[flow/config.mk]
export PLATFORM = sky130hd
export DESIGN_NAME = complex_multiplier
export DESIGN_NICKNAME = complex_multiplier
export VERILOG_FILES = /design/flow/design.v
export SDC_FILE = /design/flow/constraint.sdc
export NUM_CORES = 4
export LEC_CHECK = 0
export CAP_MARGIN = 20
export CORE_MARGIN = 2
export CORE_UTILIZATION = 57
export SLEW_MARGIN = 20
[flow/constraint.sdc]
create_clock -name core_clock -period 2.84 [get_ports {aclk}]
set_input_delay 0.5680 -clock core_clock [delete_from_list [all_inputs] [get_ports {aclk}]]
set_output_delay 0.5680 -clock core_clock [all_outputs]
set_load 0.01 [all_outputs]
[flow/design.v]
`timescale 1ns / 1ns
module complex_multiplier
    #(parameter integer     OPERAND_WIDTH_A = 16,  
      parameter integer     OPERAND_WIDTH_B = 16,  
      parameter integer     OPERAND_WIDTH_OUT = 32,   
      parameter integer     STAGES = 6,   
      parameter             BLOCKING = 0,
      parameter             ROUND_MODE = 0,
      parameter integer     GROWTH_BITS = 0,   
      parameter             BYTE_ALIGNED = 1,
      localparam            EFF_PORT_WIDTH_A = BYTE_ALIGNED ? ((OPERAND_WIDTH_A*2+15)/16)*16 : OPERAND_WIDTH_A * 2,
      localparam            EFF_PORT_WIDTH_B = BYTE_ALIGNED ? ((OPERAND_WIDTH_B*2+15)/16)*16 : OPERAND_WIDTH_B * 2,
      localparam            EFF_PORT_WIDTH_OUT = BYTE_ALIGNED ? ((OPERAND_WIDTH_OUT*2+15)/16)*16 : OPERAND_WIDTH_OUT * 2
    )
    (   
        input                                           aclk,
        input                                           aresetn,
		input                                           rounding_cy,
        input               [EFF_PORT_WIDTH_A - 1 : 0]    s_axis_a_tdata,
        output reg                                      s_axis_a_tready,
        input                                           s_axis_a_tvalid,
        input               [EFF_PORT_WIDTH_B - 1 : 0]    s_axis_b_tdata,
        output reg                                      s_axis_b_tready,
        input                                           s_axis_b_tvalid,
        output reg  		[EFF_PORT_WIDTH_OUT - 1 : 0]  m_axis_dout_tdata,
        output reg                                      m_axis_dout_tvalid,
        input                                           m_axis_dout_tready
        );
    localparam INPUT_WIDTH_A = OPERAND_WIDTH_A * 2;
    localparam INPUT_WIDTH_B = OPERAND_WIDTH_B * 2;
    localparam OUTPUT_WIDTH  = OPERAND_WIDTH_OUT * 2;
    localparam TRUNC_BITS = (INPUT_WIDTH_A + INPUT_WIDTH_B - OUTPUT_WIDTH)/2 + 1 + GROWTH_BITS;
    localparam OUTPUT_PADDING = EFF_PORT_WIDTH_OUT - OUTPUT_WIDTH;
    localparam CALCULATION_STAGES = 6;    
    reg        [STAGES : 0]                     tvalid;
    reg        [EFF_PORT_WIDTH_OUT-1:0]         tdata [STAGES-2:0];
    wire signed [OPERAND_WIDTH_A-1:0] a_r = s_axis_a_tdata[OPERAND_WIDTH_A - 1 : 0];
    wire signed [OPERAND_WIDTH_A-1:0] a_i = s_axis_a_tdata[EFF_PORT_WIDTH_A / 2 + OPERAND_WIDTH_A - 1 : EFF_PORT_WIDTH_A / 2];
    wire signed [OPERAND_WIDTH_B-1:0] b_r = s_axis_b_tdata[OPERAND_WIDTH_B - 1 : 0];
    wire signed [OPERAND_WIDTH_B-1:0] b_i = s_axis_b_tdata[EFF_PORT_WIDTH_B / 2 + OPERAND_WIDTH_B - 1 : EFF_PORT_WIDTH_B / 2];
    reg signed [OPERAND_WIDTH_A + OPERAND_WIDTH_B : 0] mult_r, mult_i, mult_0, common, common_r1, common_r2, p_r_int, p_i_int;
    reg signed [OPERAND_WIDTH_A - 1 : 0] a_r_d, a_i_d, a_r_dd, a_i_dd, a_r_ddd, a_i_ddd, a_r_dddd, a_i_dddd;
    reg signed [OPERAND_WIDTH_B - 1 : 0] b_r_d, b_i_d, b_r_dd, b_i_dd, b_r_ddd, b_i_ddd;
    reg                          a_valid_d, b_valid_d;
    reg signed [OPERAND_WIDTH_A : 0] a_dd_common;
    reg signed [OPERAND_WIDTH_B : 0] a_dd_r, a_dd_i;
    reg        [STAGES - 1 : 0]  rounding_cy_buf ;
    wire signed [OPERAND_WIDTH_OUT - 1 : 0] result_r;
    wire signed [OPERAND_WIDTH_OUT - 1 : 0] result_i;
    wire signed [OPERAND_WIDTH_A + OPERAND_WIDTH_B + 1 - 1 : 0] temp1, temp2;
    localparam rounding_cy_buf_index = CALCULATION_STAGES - 1;
    wire signed [OPERAND_WIDTH_A + OPERAND_WIDTH_B + 1 - 1 : 0] rounding_cy_extended = {{(OPERAND_WIDTH_A + OPERAND_WIDTH_B){1'b0}}, rounding_cy_buf[rounding_cy_buf_index]};
	if (ROUND_MODE == 0 || TRUNC_BITS == 0) begin
        assign temp1 = p_r_int >>> TRUNC_BITS;
        assign temp2 = p_i_int >>> TRUNC_BITS;
		assign result_r = temp1[OPERAND_WIDTH_OUT - 1 : 0];
		assign result_i = temp2[OPERAND_WIDTH_OUT - 1 : 0];    
	end
	else begin
        wire signed [OPERAND_WIDTH_A + OPERAND_WIDTH_B + 1 - 1 : 0] point5_correction = {{(OPERAND_WIDTH_A + OPERAND_WIDTH_B + 1 - TRUNC_BITS){1'b0}}, 1'b0, {(TRUNC_BITS-1){1'b1}}} + rounding_cy_extended;
        assign temp1 = (p_r_int + point5_correction) >>> TRUNC_BITS;
        assign temp2 = (p_i_int + point5_correction) >>> TRUNC_BITS;
		assign result_r = temp1[OPERAND_WIDTH_OUT-1:0];
		assign result_i = temp2[OPERAND_WIDTH_OUT-1:0];    
	end
    integer i;
    always @(posedge aclk) begin
        if (!aresetn) begin
            tvalid <= 0;
            a_valid_d <= 0;
            b_valid_d <= 0;
            m_axis_dout_tvalid <= 0;
        end
        else begin
            a_valid_d <= s_axis_a_tvalid;
            b_valid_d <= s_axis_b_tvalid;
            a_r_d <= a_r;
            a_i_d <= a_i;
            b_r_d <= b_r;
            b_i_d <= b_i;
            if (ROUND_MODE == 1)
                rounding_cy_buf[0] <= rounding_cy;
            else if (ROUND_MODE == 2)   
                rounding_cy_buf[0] <= ~rounding_cy_buf[0];
            if (BLOCKING == 1 && m_axis_dout_tready == 0 && m_axis_dout_tvalid == 1) begin 
                m_axis_dout_tvalid <= 0;
                m_axis_dout_tdata <= {(OUTPUT_WIDTH){1'b0}};
                s_axis_a_tready <= 0;
                s_axis_b_tready <= 0;
            end
            else begin
                s_axis_a_tready <= 1;
                s_axis_b_tready <= 1;
                a_dd_common <= a_r_d - a_i_d;
                a_r_dd <= a_r_d;
                a_i_dd <= a_i_d;
                b_r_dd <= b_r_d;
                b_i_dd <= b_i_d;
                a_r_ddd <= a_r_dd;
                a_i_ddd <= a_i_dd;
                b_r_ddd <= b_r_dd;
                b_i_ddd <= b_i_dd;
                mult_0 <= a_dd_common * b_i_dd;
                a_r_dddd <= a_r_ddd;
                a_i_dddd <= a_i_ddd;
                a_dd_r <= b_r_ddd - b_i_ddd;
                a_dd_i <= b_r_ddd + b_i_ddd;
                common <= mult_0;
                mult_r <= a_dd_r * a_r_dddd;
                mult_i <= a_dd_i * a_i_dddd;
                common_r1 <= common;
                common_r2 <= common;
                p_r_int <= mult_r + common_r1;
                p_i_int <= mult_i + common_r2;
                for (i = 1; i<STAGES; i = i + 1) begin
                    rounding_cy_buf[i] <= rounding_cy_buf[i-1];
                end
                tvalid[0] <= a_valid_d & b_valid_d;
                for (i = 1; i<(STAGES); i = i+1) begin
                    tvalid[i] <= tvalid[i-1];
                end
                m_axis_dout_tvalid <= tvalid[STAGES-2];
                if (STAGES > CALCULATION_STAGES) begin
                    tdata[0] <= {{(OUTPUT_PADDING/2){result_i[OPERAND_WIDTH_OUT - 1]}}, result_i,
                        {(OUTPUT_PADDING/2){result_r[OPERAND_WIDTH_OUT - 1]}}, result_r};
                    for (i = 1; i<(STAGES-CALCULATION_STAGES); i = i+1) begin
                        tdata[i] <= tdata[i-1];
                    end
                    m_axis_dout_tdata <= tdata[STAGES - CALCULATION_STAGES - 1];
                end
                else begin
                     m_axis_dout_tdata <= {{(OUTPUT_PADDING/2){result_i[OPERAND_WIDTH_OUT - 1]}}, result_i,
                         {(OUTPUT_PADDING/2){result_r[OPERAND_WIDTH_OUT - 1]}}, result_r};
                end
            end
        end
    end
endmodule
[flow/run.sh]
#!/bin/bash
# the make line also repeats each setting of config.mk as NAME=value (left out here)
make -C /OpenROAD-flow-scripts/flow DESIGN_CONFIG=/design/flow/config.mk WORK_HOME=/design/flow/orfs CLKGATE_MAP_FILE= finish
==> flow_summary_export.csv, run 1 <==
group,metric,value,unit
placed_design,post-dp-hpwl,105,mm
global_routing,globalRouteMet3Util,0.0398,
worst_setup_path,critical_path.endpoint,"mult_r[29]",
final_timing,fin_setup_tns,-227200,ps
final_timing,setup-violations-final,119,
min_path,whs_endpoint,"a_dd_common[5]",
min_path,type_of_the_tightest_min_delay_check,"primary input to register",
finish,area.growth.synth_to_final,29.4,%
logic_synthesis,postSynthCellCount,4754,
logic_synthesis,synth.top_cells.by_count,"sky130_fd_sc_hd__inv_1 (988), sky130_fd_sc_hd__fa_1 (833), sky130_fd_sc_hd__edfxtp_1 (567)",
route,route.antenna.remaining_nets,0,
logic_synthesis,compound_area_frac,0.0591,
logic_synthesis,yosys_warnings,1,
floorplan,std_cell_rows,112,
finish,final_core_util,0.742,
outcome,so_faults,"setup timing",
global_routing,first_pass_grt_wire_length,202,mm
run,tool_warnings,49,
worst_setup_path,timing.critical_path.depth,21,
finish,comb_area,35700,um2
clock_tree,tritoncts,"built",
floorplan,die.size.x,310,um
floorplan,die_y,310,um
global_routing,global_route.peak_usage_layer,"met2",
worst_setup_path,critPathLaunch,"a_r_dddd[6]",
clock_tree,cts_buffer_depth,3,
logic_synthesis,ys_area,53400,um2
floorplan,floorplan.io_pins,137,
finish,ff_latch_area,17200,um2
final_timing,hold_viol_final,0,
placed_design,buffer_ports.inserted,132,
clock_tree,clock_insertion_delay_at_the_later_pin_of_the_skew_report,710,ps
final_timing,fin_skew,87.6,ps
placed_design,placedCellCount,6724,
worst_setup_path,reg2reg_depth,21,
route,post_drt_via_cell_ratio,5.10,
logic_synthesis,synth_stat.cells,4754,
global_routing,grt_antenna_before_repair,5,
finish,nNetsFinal,6956,
global_routing,grt_use_met1,0.356,
clock_tree,clk_transition_reported_paths,70,ps
worst_setup_path,rr_endpoint,"mult_r[29]",
clock_tree,cts-htree-levels,2,
global_routing,global_route.usage.total,0.273,
logic_synthesis,synth_dominant_cell_count,"sky130_fd_sc_hd__inv_1",
min_path,worst_hold_path.num_cells,1,
global_routing,via_count_of_the_first_global_routing_pass,37900,
worst_setup_path,crit_path_cell_trace,"and2_4 -> fa_1 -> inv_2 -> fa_2 -> inv_2 -> fa_1 -> fa_2 -> fa_1 -> inv_2 -> fa_2 -> inv_2 -> ha_4 -> a21o_1 -> a21o_1 -> a211o_1 -> o31a_1 -> o31ai_4 -> nor3_2 -> or3_4 -> a31oi_4 -> xnor2_1",
logic_synthesis,synth_cell_type_count,71,
final_timing,setup_repair_after_global_routing_missed_its_margin,"yes",
logic_synthesis,flop_cell,"sky130_fd_sc_hd__edfxtp_1",
final_timing,setup_slack,-3270,ps
worst_setup_path,timing.critical_path.mode_cell,"sky130_fd_sc_hd__inv_2",
final_timing,final.min_clock_period,6110,ps
floorplan,core_area,93000,um2
route,vias,35700,
final_timing,slew_viol_final,0,
final_timing,min_period_over_period,2.15,
placed_design,gp_routability_congestion,0.905,
worst_setup_path,critPathSlowestCell,"sky130_fd_sc_hd__fa_1",
finish,n_fill_cell,6584,
route,first_iter_violations,1857,
worst_setup_path,rrSetupSlack,-3270,ps
final_timing,worstMarginPinSlew,586,ps
floorplan,dieArea,96100,um2
finish,filler_free_cell_count_of_the_finished_design,6989,
final_timing,maxClockFrequency,164,MHz
logic_synthesis,netlist_area,53400,um2
worst_setup_path,critical-path-max-stage-delay,550,ps
worst_setup_path,path_class,"register to register",
outcome,run_status,"finished with violations",
logic_synthesis,synth_xor_xnor_area_share,0.0322,
clock_tree,cts_root_buf,"sky130_fd_sc_hd__clkbuf_16",
worst_setup_path,crit_fanout,6,
logic_synthesis,post_synth_mux_area_share,0.000750,
floorplan,starting_density_of_the_core,0.573,
final_timing,timing.max_slew.rel_slack,0.608,
logic_synthesis,top_area_cell,"sky130_fd_sc_hd__edfxtp_1",
route,firstDrtPassIters,5,
worst_setup_path,critical_path_arrival,6490,ps
global_routing,grt_max_degree,87,
worst_setup_path,crit_family,"adder cells",
worst_setup_path,startpoint_type,"register",
clock_tree,cts.sinks,575,
logic_synthesis,ys_sh_simple,0.109,
global_routing,globalRoute.totalOverflow,0,
logic_synthesis,synth_flops,575,
worst_setup_path,worstReg2RegStart,"a_r_dddd[6]",
worst_setup_path,cp_required,3220,ps
route,drcViolationCount,0,
logic_synthesis,yosysSeqAreaShare,0.322,
logic_synthesis,topCellsByArea,"sky130_fd_sc_hd__edfxtp_1 (32%), sky130_fd_sc_hd__fa_1 (31%), sky130_fd_sc_hd__ha_1 (8.5%), sky130_fd_sc_hd__inv_1 (7.0%), sky130_fd_sc_hd__and2_1 (4.8%)",
worst_setup_path,count_of_buffer_and_inverter_cells_on_the_critical_path,4,
global_routing,use_met2,0.475,
logic_synthesis,enable_flop_cells,567,
placed_design,dpl_worst_slack,-3310,ps
run,maxCapViolCount,0,
min_path,hold_path_startpoint,"aresetn",
worst_setup_path,setup.worst_path.end_class,"register",
logic_synthesis,top_cell_area_share,0.319,
logic_synthesis,synth-adder-area-share,0.397,
logic_synthesis,postSynthAreaPerCell,11.2,um2
logic_synthesis,netlist_logic_family_top,"adder cells",
logic_synthesis,async_flop_share,0,
clock_tree,cts_made_buffers,60,
route,routed_wire_length_per_instance,18.4,um
route,drt-total-wl,129,mm
## per-layer routing
layer / vias up / wire length (um)
met1: 17800 / 54100
met2: 754 / 64400
met5: - / 13
met4: 2 / 4350
li1: 16800 / -
met3: 217 / 5700
## what timing repair did
| item | CTS | global route |
|---|---|---|
| setup buffers | 80 | 113 |
| setup endpoints to repair | 132 | 140 |
| gates resized | 294 | 467 |
| gates cloned | 2 | 2 |
| pin swaps | 141 | 290 |
| hold buffers | 0 | 0 |
## area by class of cell
class,instances,share of cell area
multi-input cells,3061,0.518
flip-flops and latches,575,0.249
repair buffers,1005,0.129
inverters,988,0.0539
well taps,1254,0.0227
clock buffers,70,0.0223
clock inverters,35,0.00515
diodes,1,0.0000363
## metrics by stage
stage,instance area (um2),hold WS (ps)
4_1_cts,66300,272
2_1_floorplan,55000,400
5_1_grt,69000,298
3_5_place_dp,62600,405
3_3_place_gp,62600,401
6_report,69000,325
==> inputs of run 2 (changes only) <==
- CAP_MARGIN: 20 -> 5
- CORE_UTILIZATION: 57 -> 70
- CTS_CLUSTER_SIZE: not set -> 35
- clock period: 2.84 -> 4.62 ns (I/O delays scaled with it)
==> flow_summary_export.csv, run 2 <==
group,metric,value,unit
logic_synthesis,synth_xor_xnor_area_share,0.0322,
final_timing,setup_repair_after_global_routing_missed_its_margin,"yes",
worst_setup_path,crit_path_cell_trace,"and2_1 -> fa_1 -> inv_1 -> fa_2 -> inv_2 -> fa_1 -> fa_2 -> fa_1 -> inv_1 -> fa_1 -> inv_1 -> ha_2 -> a21o_1 -> a21o_1 -> a211o_1 -> o31a_1 -> o31ai_2 -> nor3_1 -> or3_4 -> a31oi_4 -> xnor2_1",
route,routed_wire_length_per_instance,21.3,um
final_timing,worstMarginPinSlew,1020,ps
finish,n_fill_cell,3625,
finish,final_core_util,0.867,
global_routing,first_pass_grt_wire_length,215,mm
floorplan,starting_density_of_the_core,0.705,
worst_setup_path,startpoint_type,"register",
clock_tree,cts_buffer_depth,3,
worst_setup_path,reg2reg_depth,21,
logic_synthesis,yosys_warnings,1,
worst_setup_path,setup.worst_path.end_class,"register",
final_timing,final.min_clock_period,6240,ps
floorplan,floorplan.io_pins,137,
worst_setup_path,timing.critical_path.mode_cell,"sky130_fd_sc_hd__fa_1",
outcome,so_faults,"setup timing",
worst_setup_path,critPathLaunch,"a_r_dddd[6]",
logic_synthesis,synth_flops,575,
logic_synthesis,top_cell_area_share,0.319,
global_routing,via_count_of_the_first_global_routing_pass,40400,
floorplan,die_y,280,um
worst_setup_path,crit_family,"adder cells",
logic_synthesis,topCellsByArea,"sky130_fd_sc_hd__edfxtp_1 (32%), sky130_fd_sc_hd__fa_1 (31%), sky130_fd_sc_hd__ha_1 (8.5%), sky130_fd_sc_hd__inv_1 (7.0%), sky130_fd_sc_hd__and2_1 (4.8%)",
global_routing,grt_antenna_before_repair,8,
worst_setup_path,cp_required,4980,ps
logic_synthesis,synth_stat.cells,4754,
logic_synthesis,netlist_logic_family_top,"adder cells",
worst_setup_path,critical_path_arrival,6600,ps
global_routing,grt_max_degree,109,
logic_synthesis,synth-adder-area-share,0.397,
final_timing,hold_viol_final,0,
route,firstDrtPassIters,6,
final_timing,slew_viol_final,0,
route,detailroute.wirelength.met3,10.5,mm
route,top_layer_used,"met5",
placed_design,gp_routability_congestion,0.951,
final_timing,setup-violations-final,74,
route,route.antenna.remaining_nets,0,
clock_tree,clk_transition_reported_paths,70,ps
outcome,run_status,"finished with violations",
clock_tree,cts-htree-levels,2,
logic_synthesis,postSynthCellCount,4754,
final_timing,min_period_over_period,1.35,
global_routing,global_route.usage.total,0.357,
final_timing,setup_slack,-1620,ps
route,drcViolationCount,0,
logic_synthesis,yosysSeqAreaShare,0.322,
logic_synthesis,ys_area,53400,um2
placed_design,post-dp-hpwl,102,mm
logic_synthesis,compound_area_frac,0.0591,
logic_synthesis,top_area_cell,"sky130_fd_sc_hd__edfxtp_1",
clock_tree,cts_root_buf,"sky130_fd_sc_hd__clkbuf_16",
final_timing,maxClockFrequency,160,MHz
min_path,whs_endpoint,"a_i_ddd[11]",
final_timing,timing.max_slew.rel_slack,0.321,
placed_design,buffer_ports.inserted,132,
worst_setup_path,critical-path-max-stage-delay,550,ps
route,wl_met2,67.9,mm
route,drt-total-wl,139,mm
logic_synthesis,synth.top_cells.by_count,"sky130_fd_sc_hd__inv_1 (988), sky130_fd_sc_hd__fa_1 (833), sky130_fd_sc_hd__edfxtp_1 (567)",
run,maxCapViolCount,0,
logic_synthesis,synth_cell_type_count,71,
worst_setup_path,count_of_buffer_and_inverter_cells_on_the_critical_path,4,
worst_setup_path,crit_fanout,4,
clock_tree,cts_hold_buffers,0,
worst_setup_path,critical_path.endpoint,"mult_r[29]",
worst_setup_path,path_class,"register to register",
floorplan,core_area,75700,um2
clock_tree,cts_made_buffers,60,
finish,nNetsFinal,6761,
finish,area.growth.synth_to_final,23.0,%
logic_synthesis,ys_sh_simple,0.109,
clock_tree,tritoncts,"built",
floorplan,std_cell_rows,101,
min_path,type_of_the_tightest_min_delay_check,"register to register",
placed_design,placedCellCount,6295,
route,detail_route.wirelength.met1,51.6,mm
route,num_antenna_cells,0,
logic_synthesis,post_synth_mux_area_share,0.000750,
min_path,worst_hold_path.num_cells,0,
logic_synthesis,enable_flop_cells,567,
clock_tree,clock_insertion_delay_at_the_later_pin_of_the_skew_report,690,ps
logic_synthesis,flop_cell,"sky130_fd_sc_hd__edfxtp_1",
worst_setup_path,critPathSlowestCell,"sky130_fd_sc_hd__edfxtp_1",
route,post_drt_via_cell_ratio,5.72,
worst_setup_path,rr_endpoint,"mult_r[29]",
final_timing,hold_ws,414,ps
logic_synthesis,synth_dominant_cell_count,"sky130_fd_sc_hd__inv_1",
clock_tree,cts.sinks,575,
logic_synthesis,postSynthAreaPerCell,11.2,um2
route,first_iter_violations,2783,
floorplan,dieArea,78400,um2
route,vias,37300,
worst_setup_path,worstReg2RegStart,"a_r_dddd[6]",
finish,filler_free_cell_count_of_the_finished_design,6522,
worst_setup_path,timing.critical_path.depth,21,
worst_setup_path,rrSetupSlack,-1620,ps
floorplan,die.size.x,280,um
logic_synthesis,netlist_area,53400,um2
placed_design,dpl_worst_slack,-1570,ps
run,tool_warnings,51,
logic_synthesis,async_flop_share,0,
min_path,hold_path_startpoint,"a_i_dd[11]",
final_timing,fin_skew,78.5,ps
global_routing,globalRoute.totalOverflow,0,
-- run 2: repair_timing --
action                                 in CTS  in global routing
setup buffers                             104                 43
gates resized                             325                175
gates cloned                                2                  1
endpoints found under the hold margin       0                  0
setup endpoints to repair                  76                 76
pin swaps                                 217                118
-- run 2: area by class of cell --
type,instances,area (um2),area share
multi-input combinational,3061,34300,0.522
clock inverter,44,407,0.00619
inverter,988,3710,0.0565
clock buffer,66,1520,0.0232
timing repair buffer,810,7350,0.112
tap,978,1220,0.0186
sequential,575,17200,0.262
-- run 2: layer usage --
metal  up-vias  global-route usage
li1      16400                   -
met4        10               0.181
met2      1689               0.602
met5         -                   0
met1     18600               0.442
met3       506              0.0684
-- run 2: through the flow --
step | setup TNS (ps) | cell area, um2
floorplan | -42360 | 54700
global placement | -67950 | 60900
detailed placement | -74750 | 60900
CTS | -72990 | 64800
global route | -91260 | 65600
finish | -82200 | 65600
==> inputs of run 3 (changes only) <==
- ABC_AREA: not set -> 1
- CAP_MARGIN: 5 -> 25
- CELL_PAD_IN_SITES_DETAIL_PLACEMENT: not set -> 2
- CELL_PAD_IN_SITES_GLOBAL_PLACEMENT: not set -> 1
- CORE_ASPECT_RATIO: not set -> 0.7
- CORE_MARGIN: 2 -> 9
- CORE_UTILIZATION: 70 -> 40
- CTS_CLUSTER_SIZE: 35 -> 97
- GPL_ROUTABILITY_DRIVEN: not set -> 0
- GPL_TIMING_DRIVEN: not set -> 0
- HOLD_SLACK_MARGIN: not set -> -0.01
- MIN_ROUTING_LAYER: not set -> met2
- clock period: 4.62 -> 9.25 ns (I/O delays scaled with it)
==> flow_summary_export.csv, run 3 <==
group,metric,value,unit
finish,area.growth.synth_to_final,10.2,%
route,first_iter_violations,9106,
logic_synthesis,async_flop_share,0,
worst_setup_path,crit_fanout,10,
route,vias,60900,
logic_synthesis,compound_area_frac,0.0269,
logic_synthesis,top_cell_area_share,0.291,
worst_setup_path,cp_required,9680,ps
logic_synthesis,synth_dominant_cell_count,"sky130_fd_sc_hd__nand2_1",
worst_setup_path,crit_family,"adder cells",
global_routing,globalRoute.totalOverflow,0,
logic_synthesis,post_synth_mux_area_share,0,
min_path,type_of_the_tightest_min_delay_check,"register to register",
logic_synthesis,synth_xor_xnor_area_share,0.0189,
logic_synthesis,synth_stat.cells,6646,
logic_synthesis,yosys_warnings,1,
worst_setup_path,critPathSlowestCell,"sky130_fd_sc_hd__fa_1",
logic_synthesis,enable_flop_cells,567,
logic_synthesis,topCellsByArea,"sky130_fd_sc_hd__edfxtp_1 (29%), sky130_fd_sc_hd__fa_1 (28%), sky130_fd_sc_hd__nand2_1 (12%), sky130_fd_sc_hd__inv_1 (11%), sky130_fd_sc_hd__ha_1 (7.7%)",
final_timing,setup_repair_after_global_routing_missed_its_margin,"no",
route,route.antenna.remaining_nets,0,
logic_synthesis,ys_sh_simple,0.169,
worst_setup_path,rrSetupSlack,1500,ps
outcome,run_status,"no timing/DRC/antenna violations",
clock_tree,cts_made_buffers,60,
clock_tree,cts_setup_buffers,0,
logic_synthesis,synth_cell_type_count,40,
clock_tree,clock_insertion_delay_at_the_later_pin_of_the_skew_report,740,ps
logic_synthesis,postSynthCellCount,6646,
logic_synthesis,synth.top_cells.by_count,"sky130_fd_sc_hd__nand2_1 (1,851), sky130_fd_sc_hd__inv_1 (1,771), sky130_fd_sc_hd__fa_1 (833)",
logic_synthesis,postSynthAreaPerCell,8.81,um2
final_timing,setup-violations-final,0,
final_timing,worstMarginPinSlew,1150,ps
worst_setup_path,critical_path_arrival,8190,ps
logic_synthesis,yosysSeqAreaShare,0.294,
logic_synthesis,top_area_cell,"sky130_fd_sc_hd__edfxtp_1",
final_timing,fin_setup_tns,0,ps
route,firstDrtPassIters,7,
run,tool_warnings,57,
worst_setup_path,crit_path_cell_trace,"clkbuf_1 -> clkbuf_1 -> nand2_1 -> fa_1 -> inv_1 -> fa_1 -> fa_1 -> fa_1 -> inv_1 -> fa_1 -> inv_1 -> fa_1 -> ha_1 -> a21oi_1 -> o21a_1 -> nand2_1 -> a21oi_1 -> nand2_1 -> nand2_1 -> nand2_1",
floorplan,core_area,144000,um2
clock_tree,post_cts_resize_count,0,
clock_tree,tritoncts,"built",
final_timing,final.min_clock_period,7750,ps
placed_design,buffer_ports.inserted,132,
finish,n_fill_cell,15900,
worst_setup_path,rr_endpoint,"mult_i[31]",
final_timing,timing.max_slew.rel_slack,0.234,
global_routing,via_count_of_the_first_global_routing_pass,75700,
route,routed_wire_length_per_instance,24.6,um
route,drcViolationCount,0,
worst_setup_path,startpoint_type,"register",
clock_tree,clk_transition_reported_paths,70,ps
placed_design,post-dp-hpwl,176,mm
global_routing,grt_max_degree,106,
worst_setup_path,timing.critical_path.mode_cell,"sky130_fd_sc_hd__fa_1",
floorplan,floorplan.io_pins,137,
final_timing,hold_ws,378,ps
worst_setup_path,reg2reg_depth,20,
worst_setup_path,worstReg2RegStart,"a_i_dddd[5]",
floorplan,die.size.x,475,um
clock_tree,cts-htree-levels,2,
worst_setup_path,critical_path.endpoint,"mult_i[31]",
route,post_drt_via_cell_ratio,6.86,
finish,nNetsFinal,8114,
worst_setup_path,critical-path-max-stage-delay,900,ps
final_timing,min_period_over_period,0.838,
floorplan,dieArea,161000,um2
finish,ff_latch_area,17200,um2
worst_setup_path,critPathLaunch,"a_i_dddd[5]",
final_timing,maxClockFrequency,129,MHz
worst_setup_path,path_class,"register to register",
floorplan,die_y,338,um
worst_setup_path,setup.worst_path.end_class,"register",
final_timing,fin_skew,76.6,ps
min_path,hold_path_startpoint,"b_r_dd[12]",
logic_synthesis,synth-adder-area-share,0.362,
logic_synthesis,netlist_logic_family_top,"adder cells",
finish,comb_area,33800,um2
floorplan,starting_density_of_the_core,0.406,
global_routing,first_pass_grt_wire_length,329,mm
logic_synthesis,flop_cell,"sky130_fd_sc_hd__edfxtp_1",
final_timing,slew_viol_final,0,
clock_tree,cts_buffer_depth,3,
worst_setup_path,count_of_buffer_and_inverter_cells_on_the_critical_path,5,
clock_tree,cts_hold_buffers,0,
worst_setup_path,timing.critical_path.depth,20,
clock_tree,cts.sinks,575,
run,maxCapViolCount,0,
final_timing,hold_viol_final,0,
global_routing,grt_antenna_before_repair,2,
floorplan,std_cell_rows,116,
min_path,whs_endpoint,"b_r_ddd[12]",
clock_tree,cts_root_buf,"sky130_fd_sc_hd__clkbuf_16",
logic_synthesis,netlist_area,58500,um2
route,drt-total-wl,218,mm
global_routing,global_route.usage.total,0.410,
min_path,worst_hold_path.num_cells,0,
logic_synthesis,synth_flops,575,
logic_synthesis,ys_area,58500,um2
run 3: area by class of cell:
| class | instances | share of cell area |
|---|---|---|
| well taps | 1947 | 0.0378 |
| inverters | 1810 | 0.105 |
| plain buffers | 191 | 0.0115 |
| repair buffers | 140 | 0.0234 |
| clock buffers | 78 | 0.0253 |
| flip-flops and latches | 575 | 0.266 |
| diodes | 24 | 0.000931 |
| multi-input cells | 4071 | 0.524 |
| clock inverters | 35 | 0.00530 |
run 3: per-stage QoR:
step / area (um2) / setup slack [ps] / util / instances
6_report: 64500 / 1500 / 0.448 / 8871
5_1_grt: 64400 / 1400 / 0.447 / 8848
4_1_cts: 64400 / 1940 / 0.447 / 8845
3_5_place_dp: 62500 / 1890 / 0.433 / 8732
3_3_place_gp: 62300 / -12760 / 0.432 / 8726
2_1_floorplan: 58500 / 3680 / - / 6647
run 3: per-layer routing:
metal  track usage  part of all wire
met1             -                 0
met4        0.0569             0.065
met3         0.566              0.43
met2         0.473              0.49
met5         0.260             0.022
==> inputs of run 4 (changes only) <==
- ABC_AREA: 1 -> not set
- CAP_MARGIN: 25 -> 0
- CELL_PAD_IN_SITES_DETAIL_PLACEMENT: 2 -> not set
- CELL_PAD_IN_SITES_GLOBAL_PLACEMENT: 1 -> not set
- CORE_ASPECT_RATIO: 0.7 -> not set
- CORE_MARGIN: 9 -> 2
- CORE_UTILIZATION: 40 -> 72
- CTS_CLUSTER_SIZE: 97 -> 40
- GPL_ROUTABILITY_DRIVEN: 0 -> not set
- GPL_TIMING_DRIVEN: 0 -> not set
- HOLD_SLACK_MARGIN: -0.01 -> -0.1
- MIN_ROUTING_LAYER: met2 -> not set
- SETUP_SLACK_MARGIN: not set -> 0.32
- clock period: 9.25 -> 4.05 ns (I/O delays scaled with it)
==> flow_summary_export.csv, run 4 <==
group,metric,value,unit
floorplan,std_cell_rows,99,
worst_setup_path,rrSetupSlack,-2370,ps
logic_synthesis,synth_stat.cells,4754,
worst_setup_path,cp_required,4450,ps
logic_synthesis,enable_flop_cells,567,
final_timing,final.min_clock_period,6420,ps
clock_tree,cts_root_buf,"sky130_fd_sc_hd__clkbuf_16",
floorplan,starting_density_of_the_core,0.729,
global_routing,global_route.peak_usage_layer,"met2",
worst_setup_path,critPathSlowestCell,"sky130_fd_sc_hd__fa_1",
clock_tree,clk_transition_reported_paths,70,ps
logic_synthesis,top_cell_area_share,0.319,
worst_setup_path,timing.critical_path.depth,23,
route,vias,39300,
final_timing,maxClockFrequency,156,MHz
worst_setup_path,path_class,"register to register",
logic_synthesis,post_synth_mux_area_share,0.000750,
worst_setup_path,startpoint_type,"register",
global_routing,use_met2,0.652,
final_timing,setup_slack,-2370,ps
clock_tree,cts_buffer_depth,3,
logic_synthesis,yosys_warnings,1,
worst_setup_path,critical_path_arrival,6830,ps
clock_tree,cts-htree-levels,2,
worst_setup_path,setup.worst_path.end_class,"register",
logic_synthesis,ys_sh_simple,0.109,
logic_synthesis,ys_area,53400,um2
clock_tree,cts_made_buffers,59,
logic_synthesis,postSynthAreaPerCell,11.2,um2
clock_tree,clock_insertion_delay_at_the_later_pin_of_the_skew_report,690,ps
route,first_iter_violations,4107,
clock_tree,cts_hold_buffers,0,
logic_synthesis,synth_xor_xnor_area_share,0.0322,
outcome,run_status,"finished with violations",
logic_synthesis,synth.top_cells.by_count,"sky130_fd_sc_hd__inv_1 (988), sky130_fd_sc_hd__fa_1 (833), sky130_fd_sc_hd__edfxtp_1 (567)",
final_timing,hold_viol_final,0,
min_path,hold_path_startpoint,"a_i_ddd[9]",
floorplan,die_y,276,um
logic_synthesis,top_area_cell,"sky130_fd_sc_hd__edfxtp_1",
final_timing,setup-violations-final,80,
global_routing,grt_max_degree,84,
clock_tree,tritoncts,"built",
logic_synthesis,netlist_area,53400,um2
floorplan,dieArea,76300,um2
worst_setup_path,crit_path_cell_trace,"buf_6 -> buf_4 -> buf_4 -> nand2b_2 -> fa_1 -> fa_1 -> inv_1 -> fa_1 -> fa_2 -> fa_1 -> inv_2 -> fa_1 -> inv_2 -> ha_4 -> nor2_2 -> o221ai_4 -> a31o_4 -> a21oi_4 -> o31ai_4 -> o41ai_2 -> o21bai_1 -> a21oi_1 -> xnor2_1",
floorplan,die.size.x,276,um
worst_setup_path,worstReg2RegStart,"b_i_dd[15]",
run,maxCapViolCount,0,
worst_setup_path,timing.critical_path.mode_cell,"sky130_fd_sc_hd__fa_1",
route,routed_wire_length_per_instance,23.4,um
finish,area.growth.synth_to_final,23.7,%
outcome,so_faults,"setup timing",
logic_synthesis,synth-adder-area-share,0.397,
final_timing,timing.max_slew.rel_slack,0.395,
worst_setup_path,count_of_buffer_and_inverter_cells_on_the_critical_path,6,
placed_design,post-dp-hpwl,106,mm
logic_synthesis,postSynthCellCount,4754,
final_timing,setup_repair_after_global_routing_missed_its_margin,"yes",
floorplan,floorplan.io_pins,137,
placed_design,buffer_ports.inserted,132,
global_routing,globalRoute.totalOverflow,0,
logic_synthesis,flop_cell,"sky130_fd_sc_hd__edfxtp_1",
logic_synthesis,yosysSeqAreaShare,0.322,
final_timing,fin_setup_tns,-134620,ps
worst_setup_path,critical-path-max-stage-delay,570,ps
clock_tree,cts.sinks,575,
finish,fin_area,66000,um2
finish,nNetsFinal,6793,
min_path,type_of_the_tightest_min_delay_check,"register to register",
final_timing,slew_viol_final,0,
global_routing,grt_use_met1,0.452,
global_routing,via_count_of_the_first_global_routing_pass,41700,
final_timing,min_period_over_period,1.59,
logic_synthesis,synth_dominant_cell_count,"sky130_fd_sc_hd__inv_1",
worst_setup_path,rr_endpoint,"mult_0[32]",
global_routing,grt_antenna_before_repair,10,
logic_synthesis,async_flop_share,0,
worst_setup_path,critical_path.endpoint,"mult_0[32]",
global_routing,first_pass_grt_wire_length,223,mm
worst_setup_path,reg2reg_depth,23,
route,firstDrtPassIters,8,
logic_synthesis,netlist_logic_family_top,"adder cells",
logic_synthesis,synth_flops,575,
worst_setup_path,crit_family,"adder cells",
final_timing,fin_skew,49.0,ps
run,tool_warnings,49,
route,drcViolationCount,0,
global_routing,globalRouteMet3Util,0.0813,
worst_setup_path,crit_fanout,3,
placed_design,gp_routability_congestion,0.984,
logic_synthesis,compound_area_frac,0.0591,
route,drt-total-wl,153,mm
worst_setup_path,critPathLaunch,"b_i_dd[15]",
final_timing,worstMarginPinSlew,885,ps
route,post_drt_via_cell_ratio,6.01,
min_path,whs_endpoint,"a_i_dddd[9]",
global_routing,global_route.usage.total,0.381,
placed_design,dpl-instance-area,60900,um2
route,route.antenna.remaining_nets,0,
floorplan,core_area,73200,um2
logic_synthesis,synth_cell_type_count,71,
min_path,worst_hold_path.num_cells,0,
logic_synthesis,topCellsByArea,"sky130_fd_sc_hd__edfxtp_1 (32%), sky130_fd_sc_hd__fa_1 (31%), sky130_fd_sc_hd__ha_1 (8.5%), sky130_fd_sc_hd__inv_1 (7.0%), sky130_fd_sc_hd__and2_1 (4.8%)",
## run 4: area by class of cell
| cell class | instances | area, um2 |
|---|---|---|
| fillers | 2894 | 7180 |
| clock inverters | 39 | 379 |
| multi-input cells | 3061 | 34400 |
| diodes | 2 | 5.00 |
| repair buffers | 843 | 7600 |
| inverters | 988 | 3710 |
| clock buffers | 70 | 1520 |
| well taps | 959 | 1200 |
| flip-flops and latches | 575 | 17200 |
## run 4: stage by stage
stage / std cells / setup WS, ps / hold WS [ps] / utilization
after floorplan: 4755 / -1800 / 400 / -
after detailed placement: 6281 / -2130 / 405 / 0.832
after global routing: 6536 / -2500 / 390 / 0.902
after global placement: 6281 / -2010 / 400 / 0.832
after CTS: 6487 / -2010 / 379 / 0.887
final: 6537 / -2370 / 389 / 0.902
## run 4: metal layers
metal	up-vias	wire length, um
li1	16500	-
met2	2539	74200
met5	-	102
met1	19400	52400
met4	14	12600
met3	844	13900
## run 4: timing repair
item                                    4_1_cts  5_1_grt
gates resized                               369      169
buffers inserted                             95       47
cloned                                        2        1
endpoints found under the setup margin       84       85
pin swaps                                   196      128
==> inputs of run 5 (changes only) <==
- CAP_MARGIN: 0 -> 15
- CTS_CLUSTER_SIZE: 40 -> not set
- HOLD_SLACK_MARGIN: -0.1 -> -0.09
- SETUP_SLACK_MARGIN: 0.32 -> 0.14
- clock period: 4.05 -> 6.08 ns (I/O delays scaled with it)
==> flow_summary_export.csv, run 5 <==
group,metric,value,unit
outcome,run_status,"finished with violations",
outcome,so_faults,"setup timing",
logic_synthesis,postSynthCellCount,4754,
worst_setup_path,rrSetupSlack,-250,ps
logic_synthesis,netlist_area,53400,um2
worst_setup_path,critical_path_arrival,6700,ps
min_path,worst_hold_path.num_cells,0,
placed_design,post-dp-hpwl,94.9,mm
logic_synthesis,netlist_logic_family_top,"adder cells",
floorplan,std_cell_rows,99,
logic_synthesis,yosysSeqAreaShare,0.322,
logic_synthesis,top_area_cell,"sky130_fd_sc_hd__edfxtp_1",
clock_tree,cts.sinks,575,
logic_synthesis,postSynthAreaPerCell,11.2,um2
worst_setup_path,worstReg2RegStart,"b_i_dd[3]",
final_timing,min_period_over_period,1.04,
clock_tree,cts-htree-levels,2,
logic_synthesis,synth_stat.cells,4754,
worst_setup_path,startpoint_type,"register",
final_timing,final.min_clock_period,6330,ps
logic_synthesis,ys_sh_simple,0.109,
route,vias,35600,
global_routing,via_count_of_the_first_global_routing_pass,38100,
worst_setup_path,critPathSlowestCell,"sky130_fd_sc_hd__fa_2",
placed_design,placedCellCount,6027,
clock_tree,cts_root_buf,"sky130_fd_sc_hd__clkbuf_16",
logic_synthesis,top_cell_area_share,0.319,
global_routing,globalRoute.totalOverflow,0,
route,routed_wire_length_per_instance,20.2,um
worst_setup_path,critical_path.endpoint,"mult_0[31]",
final_timing,fin_setup_tns,-961,ps
floorplan,dieArea,76300,um2
floorplan,die_y,276,um
logic_synthesis,async_flop_share,0,
clock_tree,cts_buffer_depth,3,
logic_synthesis,synth_flops,575,
min_path,whs_endpoint,"a_i_dddd[12]",
logic_synthesis,topCellsByArea,"sky130_fd_sc_hd__edfxtp_1 (32%), sky130_fd_sc_hd__fa_1 (31%), sky130_fd_sc_hd__ha_1 (8.5%), sky130_fd_sc_hd__inv_1 (7.0%), sky130_fd_sc_hd__and2_1 (4.8%)",
global_routing,grt_antenna_before_repair,4,
global_routing,global_route.usage.total,0.334,
route,first_iter_violations,3268,
clock_tree,cts_hold_buffers,0,
worst_setup_path,count_of_buffer_and_inverter_cells_on_the_critical_path,3,
logic_synthesis,synth_dominant_cell_count,"sky130_fd_sc_hd__inv_1",
final_timing,setup-violations-final,11,
floorplan,floorplan.io_pins,137,
logic_synthesis,ys_area,53400,um2
final_timing,maxClockFrequency,158,MHz
floorplan,core_area,73200,um2
worst_setup_path,critPathLaunch,"b_i_dd[3]",
run,maxCapViolCount,0,
logic_synthesis,enable_flop_cells,567,
placed_design,gp_routability_congestion,0.922,
global_routing,first_pass_grt_wire_length,199,mm
finish,nNetsFinal,6489,
final_timing,timing.max_slew.rel_slack,0.348,
logic_synthesis,post_synth_mux_area_share,0.000750,
logic_synthesis,synth_cell_type_count,71,
worst_setup_path,timing.critical_path.depth,20,
finish,filler_free_cell_count_of_the_finished_design,6230,
final_timing,fin_skew,67.5,ps
logic_synthesis,synth.top_cells.by_count,"sky130_fd_sc_hd__inv_1 (988), sky130_fd_sc_hd__fa_1 (833), sky130_fd_sc_hd__edfxtp_1 (567)",
worst_setup_path,setup.worst_path.end_class,"register",
clock_tree,clock_insertion_delay_at_the_later_pin_of_the_skew_report,690,ps
worst_setup_path,crit_fanout,4,
min_path,hold_path_startpoint,"a_i_ddd[12]",
final_timing,setup_slack,-254,ps
finish,area.growth.synth_to_final,17.5,%
logic_synthesis,synth_xor_xnor_area_share,0.0322,
global_routing,grt_max_degree,130,
clock_tree,cts_made_buffers,59,
final_timing,hold_ws,390,ps
final_timing,hold_viol_final,0,
route,route.antenna.remaining_nets,0,
clock_tree,tritoncts,"built",
route,drcViolationCount,0,
logic_synthesis,yosys_warnings,1,
logic_synthesis,synth-adder-area-share,0.397,
worst_setup_path,crit_family,"adder cells",
route,firstDrtPassIters,9,
worst_setup_path,cp_required,6450,ps
worst_setup_path,critical-path-max-stage-delay,640,ps
placed_design,buffer_ports.inserted,132,
route,post_drt_via_cell_ratio,5.72,
final_timing,setup_repair_after_global_routing_missed_its_margin,"yes",
floorplan,die.size.x,276,um
run,tool_warnings,62,
logic_synthesis,flop_cell,"sky130_fd_sc_hd__edfxtp_1",
worst_setup_path,reg2reg_depth,20,
final_timing,worstMarginPinSlew,953,ps
route,drt-total-wl,126,mm
logic_synthesis,compound_area_frac,0.0591,
worst_setup_path,rr_endpoint,"mult_0[31]",
min_path,type_of_the_tightest_min_delay_check,"register to register",
worst_setup_path,crit_path_cell_trace,"buf_12 -> and2_4 -> fa_2 -> fa_2 -> fa_2 -> fa_1 -> fa_1 -> inv_1 -> fa_1 -> inv_2 -> ha_4 -> a21o_1 -> a21oi_4 -> o21a_1 -> o21ai_2 -> a31oi_2 -> o21ai_4 -> o31ai_4 -> mux2i_1 -> nand3_1",
clock_tree,clk_transition_reported_paths,70,ps
worst_setup_path,path_class,"register to register",
floorplan,starting_density_of_the_core,0.729,
final_timing,slew_viol_final,0,
finish,final_core_util,0.856,
run 5: metrics by stage:
stage,setup WS [ps],area (um2)
finish,-254,62700
global route,-406,62700
CTS,-35.8,61600
detailed placement,-146,58300
global placement,-108,58300
floorplan,115,53600
run 5: routing by layer:
layer	track usage	wire length (um)	vias to the layer above
li1	-	-	15900
met5	0	18	-
met1	0.429	48300	17900
met3	0.0568	9300	353
met2	0.572	62300	1495
met4	0.129	6010	2
run 5: cell type report:
cell class,count,area (um2)
Fill cell,3683,10500
Sequential cell,575,17200
Multi-Input combinational cell,3061,33400
Inverter,988,3720
Tap cell,959,1200
Clock inverter,41,504
Clock buffer,66,1500
Timing Repair Buffer,539,5200
Antenna cell,1,2.50
run 5: timing repair:
action,in CTS,in global routing
gates cloned,1,3
pin swaps,137,156
buffers inserted,56,39
setup endpoints to repair,36,45
resized,195,191
==> inputs of run 6 (changes only) <==
- CAP_MARGIN: 15 -> 35
- CELL_PAD_IN_SITES_GLOBAL_PLACEMENT: not set -> 3
- CORE_ASPECT_RATIO: not set -> 1.44
- CORE_UTILIZATION: 72 -> 54
- CTS_CLUSTER_DIAMETER: not set -> 243
- CTS_CLUSTER_SIZE: not set -> 94
- GPL_ROUTABILITY_DRIVEN: not set -> 1
- HOLD_SLACK_MARGIN: -0.09 -> not set
- MAX_ROUTING_LAYER: not set -> met5
- PLACE_DENSITY_LB_ADDON: not set -> 0.02
- SETUP_SLACK_MARGIN: 0.14 -> 0.81
- TNS_END_PERCENT: not set -> 50
- clock period: 6.08 -> 4.57 ns (I/O delays scaled with it)
==> flow_summary_export.csv, run 6 <==
group,metric,value,unit
floorplan,std_cell_rows,138,
logic_synthesis,ys_area,53400,um2
logic_synthesis,synth_dominant_cell_count,"sky130_fd_sc_hd__inv_1",
logic_synthesis,yosys_warnings,1,
floorplan,core_area,98100,um2
logic_synthesis,netlist_logic_family_top,"adder cells",
floorplan,die_y,381,um
logic_synthesis,postSynthAreaPerCell,11.2,um2
floorplan,dieArea,101000,um2
logic_synthesis,top_cell_area_share,0.319,
logic_synthesis,synth_xor_xnor_area_share,0.0322,
logic_synthesis,top_area_cell,"sky130_fd_sc_hd__edfxtp_1",
outcome,error_line,"[ERROR FLW-0024] Place density exceeds 1.0 (current PLACE_DENSITY_LB_ADDON =  0.02). Please check if the value of  PLACE_DENSITY_LB_ADDON is between 0 and 0.99.",
logic_synthesis,async_flop_share,0,
logic_synthesis,synth-adder-area-share,0.397,
logic_synthesis,synth_flops,575,
logic_synthesis,flop_cell,"sky130_fd_sc_hd__edfxtp_1",
logic_synthesis,synth_cell_type_count,71,
logic_synthesis,yosysSeqAreaShare,0.322,
logic_synthesis,post_synth_mux_area_share,0.000750,
logic_synthesis,ys_sh_simple,0.109,
outcome,run_status,"did not finish",
logic_synthesis,enable_flop_cells,567,
floorplan,starting_density_of_the_core,0.544,
logic_synthesis,compound_area_frac,0.0591,
logic_synthesis,synth_stat.cells,4754,
logic_synthesis,netlist_area,53400,um2
logic_synthesis,postSynthCellCount,4754,
logic_synthesis,topCellsByArea,"sky130_fd_sc_hd__edfxtp_1 (32%), sky130_fd_sc_hd__fa_1 (31%), sky130_fd_sc_hd__ha_1 (8.5%), sky130_fd_sc_hd__inv_1 (7.0%), sky130_fd_sc_hd__and2_1 (4.8%)",
outcome,stop_stage,"global placement without I/O (3_1_place_gp_skip_io)",
floorplan,die.size.x,266,um
logic_synthesis,synth.top_cells.by_count,"sky130_fd_sc_hd__inv_1 (988), sky130_fd_sc_hd__fa_1 (833), sky130_fd_sc_hd__edfxtp_1 (567)",
==> inputs of run 7 (changes only) <==
- CAP_MARGIN: 35 -> 20
- CELL_PAD_IN_SITES_GLOBAL_PLACEMENT: 3 -> not set
- CORE_ASPECT_RATIO: 1.44 -> 0.72
- CORE_UTILIZATION: 54 -> 72
- CTS_CLUSTER_DIAMETER: 243 -> 253
- CTS_CLUSTER_SIZE: 94 -> 25
- GPL_ROUTABILITY_DRIVEN: 1 -> not set
- MAX_ROUTING_LAYER: met5 -> not set
- PLACE_DENSITY_LB_ADDON: 0.02 -> not set
- SETUP_SLACK_MARGIN: 0.81 -> not set
- TNS_END_PERCENT: 50 -> not set
- clock period: 4.57 -> 5.41 ns (I/O delays scaled with it)
==> flow_summary_export.csv, run 7 <==
group,metric,value,unit
finish,nNetsFinal,6682,
worst_setup_path,critPathLaunch,"a_r_dddd[4]",
worst_setup_path,path_class,"register to register",
logic_synthesis,post_synth_mux_area_share,0.000750,
run,tool_warnings,55,
clock_tree,cts_hold_buffers,0,
worst_setup_path,rrSetupSlack,-950,ps
final_timing,setup_slack,-947,ps
placed_design,buffer_ports.inserted,132,
worst_setup_path,crit_family,"adder cells",
floorplan,floorplan.io_pins,137,
route,drcViolationCount,0,
worst_setup_path,setup.worst_path.end_class,"register",
clock_tree,cts_buffer_depth,3,
outcome,so_faults,"setup timing",
route,route.antenna.remaining_nets,0,
final_timing,setup_repair_after_global_routing_missed_its_margin,"yes",
global_routing,grt_max_degree,127,
logic_synthesis,compound_area_frac,0.0591,
floorplan,core_area,73200,um2
logic_synthesis,enable_flop_cells,567,
logic_synthesis,synth.top_cells.by_count,"sky130_fd_sc_hd__inv_1 (988), sky130_fd_sc_hd__fa_1 (833), sky130_fd_sc_hd__edfxtp_1 (567)",
route,firstDrtPassIters,8,
clock_tree,clk_transition_reported_paths,120,ps
floorplan,std_cell_rows,84,
finish,area.growth.synth_to_final,19.5,%
logic_synthesis,top_cell_area_share,0.319,
worst_setup_path,crit_path_cell_trace,"and2_4 -> fa_1 -> inv_2 -> fa_1 -> fa_1 -> inv_1 -> fa_1 -> fa_1 -> inv_2 -> fa_1 -> inv_2 -> ha_4 -> a21o_1 -> a21o_1 -> a211o_4 -> o31a_1 -> o31ai_4 -> nor3_2 -> or3_4 -> a21oi_4 -> xnor2_1",
clock_tree,cts.sinks,575,
final_timing,fin_skew,42.3,ps
logic_synthesis,topCellsByArea,"sky130_fd_sc_hd__edfxtp_1 (32%), sky130_fd_sc_hd__fa_1 (31%), sky130_fd_sc_hd__ha_1 (8.5%), sky130_fd_sc_hd__inv_1 (7.0%), sky130_fd_sc_hd__and2_1 (4.8%)",
worst_setup_path,startpoint_type,"register",
final_timing,timing.max_slew.rel_slack,0.429,
logic_synthesis,postSynthAreaPerCell,11.2,um2
logic_synthesis,top_area_cell,"sky130_fd_sc_hd__edfxtp_1",
worst_setup_path,timing.critical_path.mode_cell,"sky130_fd_sc_hd__fa_1",
clock_tree,cts_root_buf,"sky130_fd_sc_hd__clkbuf_16",
worst_setup_path,worstReg2RegStart,"a_r_dddd[4]",
logic_synthesis,yosys_warnings,1,
worst_setup_path,cp_required,5790,ps
clock_tree,cts_made_buffers,26,
worst_setup_path,timing.critical_path.depth,21,
global_routing,grt_antenna_before_repair,8,
logic_synthesis,flop_cell,"sky130_fd_sc_hd__edfxtp_1",
final_timing,fin_setup_tns,-32590,ps
clock_tree,cts-htree-levels,1,
min_path,worst_hold_path.num_cells,0,
clock_tree,clock_insertion_delay_at_the_later_pin_of_the_skew_report,640,ps
logic_synthesis,synth_dominant_cell_count,"sky130_fd_sc_hd__inv_1",
finish,filler_free_cell_count_of_the_finished_design,6418,
logic_synthesis,synth_flops,575,
min_path,type_of_the_tightest_min_delay_check,"register to register",
finish,final_core_util,0.871,
final_timing,min_period_over_period,1.18,
final_timing,setup-violations-final,63,
logic_synthesis,async_flop_share,0,
worst_setup_path,crit_fanout,4,
outcome,run_status,"finished with violations",
floorplan,starting_density_of_the_core,0.729,
logic_synthesis,synth_stat.cells,4754,
worst_setup_path,critical_path_arrival,6740,ps
final_timing,maxClockFrequency,157,MHz
global_routing,first_pass_grt_wire_length,215,mm
final_timing,worstMarginPinSlew,856,ps
floorplan,dieArea,76300,um2
logic_synthesis,yosysSeqAreaShare,0.322,
placed_design,gp_routability_congestion,0.951,
worst_setup_path,rr_endpoint,"mult_r[31]",
worst_setup_path,critPathSlowestCell,"sky130_fd_sc_hd__fa_1",
global_routing,globalRoute.totalOverflow,0,
min_path,hold_path_startpoint,"a_r_dd[4]",
logic_synthesis,synth_cell_type_count,71,
route,post_drt_via_cell_ratio,5.84,
route,first_iter_violations,3674,
placed_design,placedCellCount,6246,
route,routed_wire_length_per_instance,22.1,um
placed_design,dpl_worst_slack,-879,ps
route,vias,37500,
floorplan,die_y,235,um
logic_synthesis,synth-adder-area-share,0.397,
route,drt-total-wl,142,mm
worst_setup_path,count_of_buffer_and_inverter_cells_on_the_critical_path,4,
final_timing,slew_viol_final,0,
clock_tree,tritoncts,"built",
logic_synthesis,synth_xor_xnor_area_share,0.0322,
logic_synthesis,postSynthCellCount,4754,
placed_design,post-dp-hpwl,106,mm
worst_setup_path,critical_path.endpoint,"mult_r[31]",
logic_synthesis,ys_area,53400,um2
floorplan,die.size.x,325,um
logic_synthesis,netlist_logic_family_top,"adder cells",
logic_synthesis,netlist_area,53400,um2
worst_setup_path,reg2reg_depth,21,
final_timing,final.min_clock_period,6360,ps
run,maxCapViolCount,0,
global_routing,global_route.usage.total,0.365,
min_path,whs_endpoint,"a_r_ddd[4]",
worst_setup_path,critical-path-max-stage-delay,550,ps
global_routing,via_count_of_the_first_global_routing_pass,39200,
logic_synthesis,ys_sh_simple,0.109,
final_timing,hold_viol_final,0,
run 7: cell type report:
class	count	area, um2
multi-input cells	3061	34000
flip-flops and latches	575	17200
fillers	3384	9400
repair buffers	765	6850
inverters	988	3720
well taps	989	1240
clock buffers	38	717
diodes	2	5.00
run 7: per-layer routing:
metal  up-vias  part of all wire  GRT usage  wire length, um
met5         -           0.00081          0              114
met4        10             0.044      0.115             6230
met3       421              0.12      0.109            17000
met2      2247              0.45      0.559            63200
met1     18500              0.39      0.510            55100
li1      16300                 -          -                -
run 7: repair_timing:
item / CTS / global route
cloned: 4 / 2
hold endpoints to repair: 0 / 0
endpoints found under the setup margin: 60 / 63
resized: 291 / 209
buffers inserted: 88 / 62
pin swaps: 199 / 201
run 7: metrics by stage:
step / hold WS [ps] / cell area [um2]
6_report: 401 / 63700
4_1_cts: 406 / 62600
3_3_place_gp: 400 / 60100
3_5_place_dp: 405 / 60100
5_1_grt: 409 / 63700
2_1_floorplan: 400 / 54400
==> inputs of run 8 (changes only) <==
- ABC_AREA: not set -> 0
- CELL_PAD_IN_SITES_GLOBAL_PLACEMENT: not set -> 2
- CORE_ASPECT_RATIO: 0.72 -> 0.7
- CORE_MARGIN: 2 -> 3
- CORE_UTILIZATION: 72 -> 52
- CTS_CLUSTER_DIAMETER: 253 -> 100
- GPL_ROUTABILITY_DRIVEN: not set -> 1
- PLACE_DENSITY_LB_ADDON: not set -> 0.03
- SETUP_SLACK_MARGIN: not set -> 1.27
- SLEW_MARGIN: 20 -> 40
- TNS_END_PERCENT: not set -> 15
- clock period: 5.41 -> 8.21 ns (I/O delays scaled with it)
==> flow_summary_export.csv, run 8 <==
group,metric,value,unit
outcome,run_status,"no timing/DRC/antenna violations",
logic_synthesis,synth_xor_xnor_area_share,0.0322,
final_timing,fin_skew,25.3,ps
global_routing,globalRoute.totalOverflow,0,
worst_setup_path,timing.critical_path.mode_cell,"sky130_fd_sc_hd__fa_1",
global_routing,first_pass_grt_wire_length,198,mm
finish,ff_latch_area,17200,um2
route,post_drt_via_cell_ratio,5.14,
floorplan,die.size.x,389,um
clock_tree,cts-htree-levels,1,
floorplan,std_cell_rows,97,
logic_synthesis,postSynthAreaPerCell,11.2,um2
final_timing,fin_setup_tns,0,ps
run,tool_warnings,51,
finish,final_core_util,0.578,
min_path,hold_path_startpoint,"a_r_dd[13]",
worst_setup_path,cp_required,8590,ps
finish,n_fill_cell,8603,
logic_synthesis,top_cell_area_share,0.319,
worst_setup_path,path_class,"register to register",
logic_synthesis,flop_cell,"sky130_fd_sc_hd__edfxtp_1",
global_routing,grt_max_degree,148,
finish,fin_area,58300,um2
global_routing,grt_antenna_before_repair,6,
route,drt-total-wl,127,mm
final_timing,setup_repair_after_global_routing_missed_its_margin,"yes",
logic_synthesis,netlist_logic_family_top,"adder cells",
global_routing,via_count_of_the_first_global_routing_pass,32800,
logic_synthesis,post_synth_mux_area_share,0.000750,
worst_setup_path,rrSetupSlack,1490,ps
logic_synthesis,ys_sh_simple,0.109,
route,firstDrtPassIters,6,
logic_synthesis,compound_area_frac,0.0591,
logic_synthesis,synth-adder-area-share,0.397,
route,routed_wire_length_per_instance,20.2,um
final_timing,hold_viol_final,0,
finish,nNetsFinal,6195,
finish,comb_area,32000,um2
route,route.antenna.remaining_nets,0,
finish,area.growth.synth_to_final,9.32,%
route,drcViolationCount,0,
final_timing,slew_viol_final,0,
floorplan,core_area,101000,um2
final_timing,final.min_clock_period,6720,ps
final_timing,timing.max_slew.rel_slack,0.447,
placed_design,gp_routability_congestion,0.899,
clock_tree,clock_insertion_delay_at_the_later_pin_of_the_skew_report,650,ps
worst_setup_path,timing.critical_path.depth,19,
logic_synthesis,yosysSeqAreaShare,0.322,
final_timing,worstMarginPinSlew,830,ps
route,num_antenna_cells,0,
worst_setup_path,rr_endpoint,"mult_r[22]",
min_path,type_of_the_tightest_min_delay_check,"register to register",
logic_synthesis,synth.top_cells.by_count,"sky130_fd_sc_hd__inv_1 (988), sky130_fd_sc_hd__fa_1 (833), sky130_fd_sc_hd__edfxtp_1 (567)",
logic_synthesis,ys_area,53400,um2
placed_design,buffer_ports.inserted,132,
placed_design,dpl-instance-area,56100,um2
logic_synthesis,topCellsByArea,"sky130_fd_sc_hd__edfxtp_1 (32%), sky130_fd_sc_hd__fa_1 (31%), sky130_fd_sc_hd__ha_1 (8.5%), sky130_fd_sc_hd__inv_1 (7.0%), sky130_fd_sc_hd__and2_1 (4.8%)",
final_timing,maxClockFrequency,149,MHz
worst_setup_path,critical_path_arrival,7090,ps
logic_synthesis,synth_dominant_cell_count,"sky130_fd_sc_hd__inv_1",
placed_design,post-dp-hpwl,102,mm
logic_synthesis,yosys_warnings,1,
final_timing,min_period_over_period,0.818,
floorplan,floorplan.io_pins,137,
worst_setup_path,crit_path_cell_trace,"and2_1 -> fa_1 -> inv_1 -> fa_1 -> fa_1 -> inv_1 -> fa_1 -> fa_1 -> inv_1 -> fa_1 -> inv_1 -> ha_1 -> nand3_1 -> a21oi_1 -> o31ai_1 -> a31oi_1 -> nor2_1 -> o21ai_0 -> xor2_1",
worst_setup_path,crit_fanout,17,
min_path,whs_endpoint,"a_r_ddd[13]",
global_routing,global_route.usage.total,0.244,
clock_tree,cts_root_buf,"sky130_fd_sc_hd__clkbuf_16",
clock_tree,cts_hold_buffers,0,
worst_setup_path,critical-path-max-stage-delay,890,ps
clock_tree,cts_made_buffers,31,
worst_setup_path,worstReg2RegStart,"a_r_dddd[6]",
floorplan,starting_density_of_the_core,0.529,
worst_setup_path,startpoint_type,"register",
worst_setup_path,critPathSlowestCell,"sky130_fd_sc_hd__edfxtp_1",
logic_synthesis,top_area_cell,"sky130_fd_sc_hd__edfxtp_1",
logic_synthesis,enable_flop_cells,567,
logic_synthesis,synth_flops,575,
run,maxCapViolCount,0,
logic_synthesis,netlist_area,53400,um2
route,first_iter_violations,2054,
worst_setup_path,reg2reg_depth,19,
logic_synthesis,async_flop_share,0,
final_timing,setup-violations-final,0,
logic_synthesis,postSynthCellCount,4754,
logic_synthesis,synth_cell_type_count,71,
route,vias,32300,
worst_setup_path,crit_family,"adder cells",
floorplan,dieArea,107000,um2
clock_tree,clk_transition_reported_paths,100,ps
min_path,worst_hold_path.num_cells,0,
worst_setup_path,setup.worst_path.end_class,"register",
clock_tree,cts.sinks,575,
worst_setup_path,critical_path.endpoint,"mult_r[22]",
logic_synthesis,synth_stat.cells,4754,
clock_tree,tritoncts,"built",
clock_tree,cts_buffer_depth,3,
worst_setup_path,critPathLaunch,"a_r_dddd[6]",
worst_setup_path,count_of_buffer_and_inverter_cells_on_the_critical_path,4,
floorplan,die_y,274,um
==> run 8: cell type report <==
type                    instances  share of cell area
multi-input cells            3061               0.548
flip-flops and latches        575               0.295
inverters                     988              0.0636
repair buffers                273              0.0483
well taps                    1336              0.0287
clock buffers                  32              0.0134
clock inverters                13             0.00320
==> run 8: metal layers <==
metal | track usage | vias up | part of all wire | routed length [um]
met2 | 0.328 | 965 | 0.38 | 48300
met3 | 0.0786 | 94 | 0.10 | 13000
met1 | 0.387 | 15900 | 0.50 | 62900
met5 | 0 | - | 0 | 0
li1 | - | 15300 | - | -
met4 | 0.0433 | 0 | 0.021 | 2610
==> run 8: through the flow <==
| stage | hold WS [ps] | setup WS (ps) | instances |
|---|---|---|---|
| after floorplan | 400 | 1900 | 4755 |
| after global placement | 401 | 1260 | 6107 |
| after detailed placement | 405 | 1240 | 6111 |
| after CTS | 417 | 1250 | 6159 |
| after global routing | 428 | 1180 | 6278 |
| final | 417 | 1490 | 6278 |
==> run 8: what timing repair did <==
item	4_1_cts	5_1_grt
setup buffers	3	112
setup endpoints to repair	2	22
gates resized	0	2
